Setup of v49:
## ARMProcessor
module ARMProcessor(
	input clk,
	input reset,
	output[31:0] pc,
	input[31:0] inst,
	input nIRQ,
	output[3:0] be,
	output[31:0] memaddr,
	output memwrite,
	output memread,
	output[31:0] writedata,
	input[31:0] readdata
	);
Size: about 3500 cells after synthesis.
clock: 9.0 ns
lec_check: 0
cap_margin: 20
core_margin: 2
core_utilization: 40
cts_cluster_diameter: 97
max_routing_layer: met4
slew_margin: 20
run.sh (not shown) runs the stock make flow with config.mk's settings and CLKGATE_MAP_FILE=.
Modified inputs, v57 compared to v49
Settings: an added HOLD_SLACK_MARGIN of -0.05; an added SETUP_SLACK_MARGIN of 2.29; a change of CORE_UTILIZATION from 40 to 71; a change of CTS_CLUSTER_DIAMETER from 97 to 193; a change of the clock period (ns, I/O delays scaled along) from 9.0 to 7.74.
- As the logs show, v57 stopped at global routing (5_1_grt) after a tool error, so it never reached the end of the flow.
- v49 and v57 ended up with nearly the same chip area line of the yosys report.
- Diff v57..v49 | total of hold buffers inserted after clock tree synthesis | unchanged
- Compared to v49, v57 has CTS buffer count about 6% lower.
- Re starting utilization of the core area: v49 was lower than v57.
- Diff v57..v49 | number of cell instances after yosys synthesis | unchanged
- In the flow results for v49 and v57, the sum of net half-perimeters after detailed placement is smaller on v49.
- Count of placed standard cells including taps shrinks by a little under 10% when moving from v49 to v57.
- Going from v49 to v57, total cell area at the placement stage now larger; routability congestion estimate went up; post-CTS setup-driven buffer insertion count grew by 85.
Modified inputs, v25 compared to v57
Settings: CTS_CLUSTER_SIZE now 74, previously not set; HOLD_SLACK_MARGIN no longer set, was -0.05; ABC_AREA now 1, previously not set; CORE_UTILIZATION now 72, was 71; PLACE_DENSITY now 0.92, previously not set; SETUP_SLACK_MARGIN now 1.12, was 2.29; MAX_ROUTING_LAYER no longer set, was met4; CTS_CLUSTER_DIAMETER no longer set, was 193; the clock period (ns, I/O delays scaled along) now 4.34, was 7.74.
v25 is listed as incomplete: the tool reported an error in clock tree synthesis (4_1_cts) and the run ended there.
Min xor/xnor share of the synthesized area across v57 and v25: v25
v25 — yosys-reported design area after synthesis 5.0% higher, v57 as reference
Compared with v57, v25 shows a instance area after placement that is 0.0077 sq mm higher.
Row worst setup timing slack at the placement stage: v25 lower / v57 higher
Compared with v57, v25 shows number of rows in the core area that has gone up slightly.
Cmp v57 and v25 / die area / higher: v25
v25: floorplan die height about 1.7% above v57

* * *

Setup of exp/onyx:
ARMProcessor again, from the RTL that the note above started with.
clock: 6.44 ns
lec_check: 0
cap_margin: 20
core_margin: 2
core_utilization: 70
cts_cluster_diameter: 42
cts_cluster_size: 41
place_density: 0.66
setup_slack_margin: -0.33
slew_margin: 20
exp/onyx did not run to completion, as it errored out during global routing (5_1_grt).
### exp/onyx -> exp/ember
- TNS_END_PERCENT: unset -> 5
- PLACE_DENSITY: 0.66 -> unset
- SETUP_SLACK_MARGIN: -0.33 -> -0.44
- CTS_CLUSTER_SIZE: 41 -> 37
- CORE_UTILIZATION: 70 -> 58
- CTS_CLUSTER_DIAMETER: 42 -> unset
- the clock period (ns, I/O delays scaled along): 6.44 -> 4.42
==> comparison <==
Each of exp/onyx and exp/ember falls short of a clean finish.
No final results exist for exp/onyx, since it was stopped by error GRT-0116 during global routing (5_1_grt).
exp/ember: aborted in global routing (5_1_grt) (tool error)
exp/onyx has lower number of cells upsized or downsized after cts than exp/ember.
In exp/ember relative to exp/onyx, half-perimeter wire length after placement had gone up by a few percent.
Relative to exp/onyx, die extent in x increased by 9.7% in exp/ember.
Sort exp/onyx and exp/ember by die height, ascending, and exp/onyx comes first.
Compared exp/ember vs exp/onyx, and core utilization before placement is down in exp/ember.
Looking at clock buffer count from CTS, exp/ember sits above exp/onyx.
Re fraction of the mapped netlist area in compound gates: no difference whatsoever between exp/onyx and exp/ember.
Against exp/onyx, exp/ember reports a die area that is higher.
When exp/ember is set beside exp/onyx, its last weighted congestion value of the routability-driven placer turns out to be about 3% smaller.
Inputs modified between exp/ember and exp/tundra:
- CTS_CLUSTER_SIZE no longer set, was 37
- TNS_END_PERCENT no longer set, was 5
- SETUP_SLACK_MARGIN now 2.5, was -0.44
- CORE_UTILIZATION now 53, was 58
- the clock period (ns, I/O delays scaled along) now 7.95, was 4.42
Notes after the runs:
Of exp/ember and exp/tundra, only exp/ember never reached the final stage. Comparing exp/tundra against exp/ember, there is no change at all in adder-cell share of the synthesized area. Die: exp/tundra bigger than exp/ember. Number of I/O pins essentially unchanged between exp/ember and exp/tundra.
